## juniper
==> flow/design.v (excerpt) <==
module mips_cpu (
  input         clk,
  input         rst,
  output [31:0] imem_addr,
  input  [31:0] imem_rdata,
  output [31:0] dmem_addr,
  output [31:0] dmem_wdata,
  output        dmem_we,
  output        dmem_re,
  input  [31:0] dmem_rdata,
  output        reg_we,
  output [4:0]  reg_waddr,
  output [31:0] reg_wdata
);
make LEC_CHECK=0 CAP_MARGIN=20 CORE_MARGIN=2 CORE_UTILIZATION=68 SETUP_SLACK_MARGIN=-0.64 SLEW_MARGIN=20 finish   # period 8.24 ns
run.sh (not shown) runs the stock make flow with config.mk's settings and CLKGATE_MAP_FILE=.
Status(juniper) = ERROR, stage = global routing (5_1_grt)
Input changes introduced in fjord (baseline for comparison: juniper):
diff --git a/flow/config.mk b/flow/config.mk
--- a/flow/config.mk
+++ b/flow/config.mk
@@ -8,0 +9,2 @@
+export CELL_PAD_IN_SITES_DETAIL_PLACEMENT = 0
+export CELL_PAD_IN_SITES_GLOBAL_PLACEMENT = 1
@@ -10,2 +12,4 @@
-export CORE_UTILIZATION = 68
-export SETUP_SLACK_MARGIN = -0.64
+export CORE_UTILIZATION = 53
+export GPL_ROUTABILITY_DRIVEN = 1
+export PLACE_DENSITY_LB_ADDON = 0.19
+export SETUP_SLACK_MARGIN = 2.85
==> flow/constraint.sdc <==
create_clock -name core_clock -period 12.7 [get_ports {clk}]
set_input_delay 2.5400 -clock core_clock [delete_from_list [all_inputs] [get_ports {clk}]]
set_output_delay 2.5400 -clock core_clock [all_outputs]
set_load 0.01 [all_outputs]
## What came out
Of juniper and fjord, only fjord finishes the flow clean.
On minimum setup slack after placement: between juniper and fjord, it ends up lower for juniper.
Against juniper, fjord comes in 0.012 mm² higher on core footprint.
Average cell area after synthesis: juniper vs fjord identical
Chip area line of the yosys report across juniper and fjord: no real change.
Comparing juniper against fjord, there is no change at all in fraction of the yosys area taken by sequential cells.
fjord vs. juniper: post-cts repair resize count climbed 383; area after synthesis barely changed.
Comparing die span in x for juniper and fjord, the smaller number came from juniper.
> inputs changed (fjord -> delta)
diff --git a/flow/config.mk b/flow/config.mk
--- a/flow/config.mk
+++ b/flow/config.mk
@@ -12 +12 @@
-export CORE_UTILIZATION = 53
+export CORE_UTILIZATION = 46
@@ -14,2 +13,0 @@
-export PLACE_DENSITY_LB_ADDON = 0.19
-export SETUP_SLACK_MARGIN = 2.85
==> flow/constraint.sdc <==
create_clock -name core_clock -period 5.81 [get_ports {clk}]
set_input_delay 1.1620 -clock core_clock [delete_from_list [all_inputs] [get_ports {clk}]]
set_output_delay 1.1620 -clock core_clock [all_outputs]
set_load 0.01 [all_outputs]
## What came out
What the final checks of delta revealed, after a flow that finished every stage, was a layout that fails on negative setup slack. fjord: all stages complete, timing, DRC and antenna checks passed. The lower non-clock buffer total of the final layout came out of fjord. Setup slack after layout: delta vs fjord down 3.52 ns. A capturing element of the worst setup path of reg_wdata[3] is what fjord shows, while reg_wdata[23] belongs to delta. For the ratio of final minimum period to clock period, delta came in 39 points higher than fjord did. met1 capacity usage during global routing down 0.74 points in delta wrt fjord. Compared with fjord, in delta total global-route track usage grew by 0.83 points, total via count after detailed routing rose by 4223, slew at the pin closest to its max-slew limit down 0.15 ns. delta vs. fjord: delay of the slowest critical-path stage shrank by 0.11 ns; detailed-router iteration count before antenna repair grew by 5; clock latency on the worst-skew pair held steady.

========
mips_cpu again, from the RTL that the note above started with.
Settings: LEC_CHECK=0, CAP_MARGIN=20, CORE_MARGIN=2, CORE_UTILIZATION=71, CTS_CLUSTER_DIAMETER=381, CTS_CLUSTER_SIZE=22, SETUP_SLACK_MARGIN=-0.64, SLEW_MARGIN=20; clock period 8.24 ns.
The starting point did not get past global routing (5_1_grt) on GRT-0116.
Rerun with:
- CELL_PAD_IN_SITES_DETAIL_PLACEMENT: default -> 0
- CELL_PAD_IN_SITES_GLOBAL_PLACEMENT: default -> 1
- CORE_MARGIN: 2 -> 5
- CORE_UTILIZATION: 71 -> 37
- CTS_CLUSTER_DIAMETER: 381 -> 180
- CTS_CLUSTER_SIZE: 22 -> default
- GPL_ROUTABILITY_DRIVEN: default -> 0
- GPL_TIMING_DRIVEN: default -> 0
- PLACE_DENSITY_LB_ADDON: default -> 0.19
- SETUP_SLACK_MARGIN: -0.64 -> default
- SLEW_MARGIN: 20 -> 40
- clock period: 8.24 -> 12.7 ns (I/O delays scaled with it)
The changed run finished but fails on negative setup slack.
Area after synthesis stays the same.
Die area climbs by 98%.
Synthesized cell count stays the same.
Rerun with:
- CAP_MARGIN: 20 -> 25
- CELL_PAD_IN_SITES_DETAIL_PLACEMENT: 0 -> default
- CELL_PAD_IN_SITES_GLOBAL_PLACEMENT: 1 -> default
- CORE_ASPECT_RATIO: default -> 0.91
- CORE_MARGIN: 5 -> 2
- CORE_UTILIZATION: 37 -> 40
- CTS_CLUSTER_DIAMETER: 180 -> default
- GPL_ROUTABILITY_DRIVEN: 0 -> default
- PLACE_DENSITY_LB_ADDON: 0.19 -> default
- SLEW_MARGIN: 40 -> 20
- clock period: 12.7 -> 10.5 ns (I/O delays scaled with it)
What happened:
- The changed run finished but fails on negative setup slack
- sequential power is higher by 21%
- critical path depth is lower by 12
- non-clock buffer count is higher by 24
- routed wire length is higher by 9.4%
- global-route usage came out higher by 10 points
Rerun with:
- CAP_MARGIN: 25 -> 20
- CELL_PAD_IN_SITES_DETAIL_PLACEMENT: default -> 0
- CELL_PAD_IN_SITES_GLOBAL_PLACEMENT: default -> 0
- CORE_ASPECT_RATIO: 0.91 -> default
- CORE_UTILIZATION: 40 -> 72
- CTS_CLUSTER_DIAMETER: default -> 93
- GPL_ROUTABILITY_DRIVEN: default -> 1
- GPL_TIMING_DRIVEN: 0 -> default
- HOLD_SLACK_MARGIN: default -> -0.09
- PLACE_DENSITY_LB_ADDON: default -> 0.19
- SETUP_SLACK_MARGIN: default -> 0.57
- clock period: 10.5 -> 9.97 ns (I/O delays scaled with it)
After rerunning: This time the run died in global routing (5_1_grt). Die size is lower by 44%. Synthesized area stays the same. Synthesized cell count does not change.
No activity file was given, so power comes from the tool's default toggle rates.
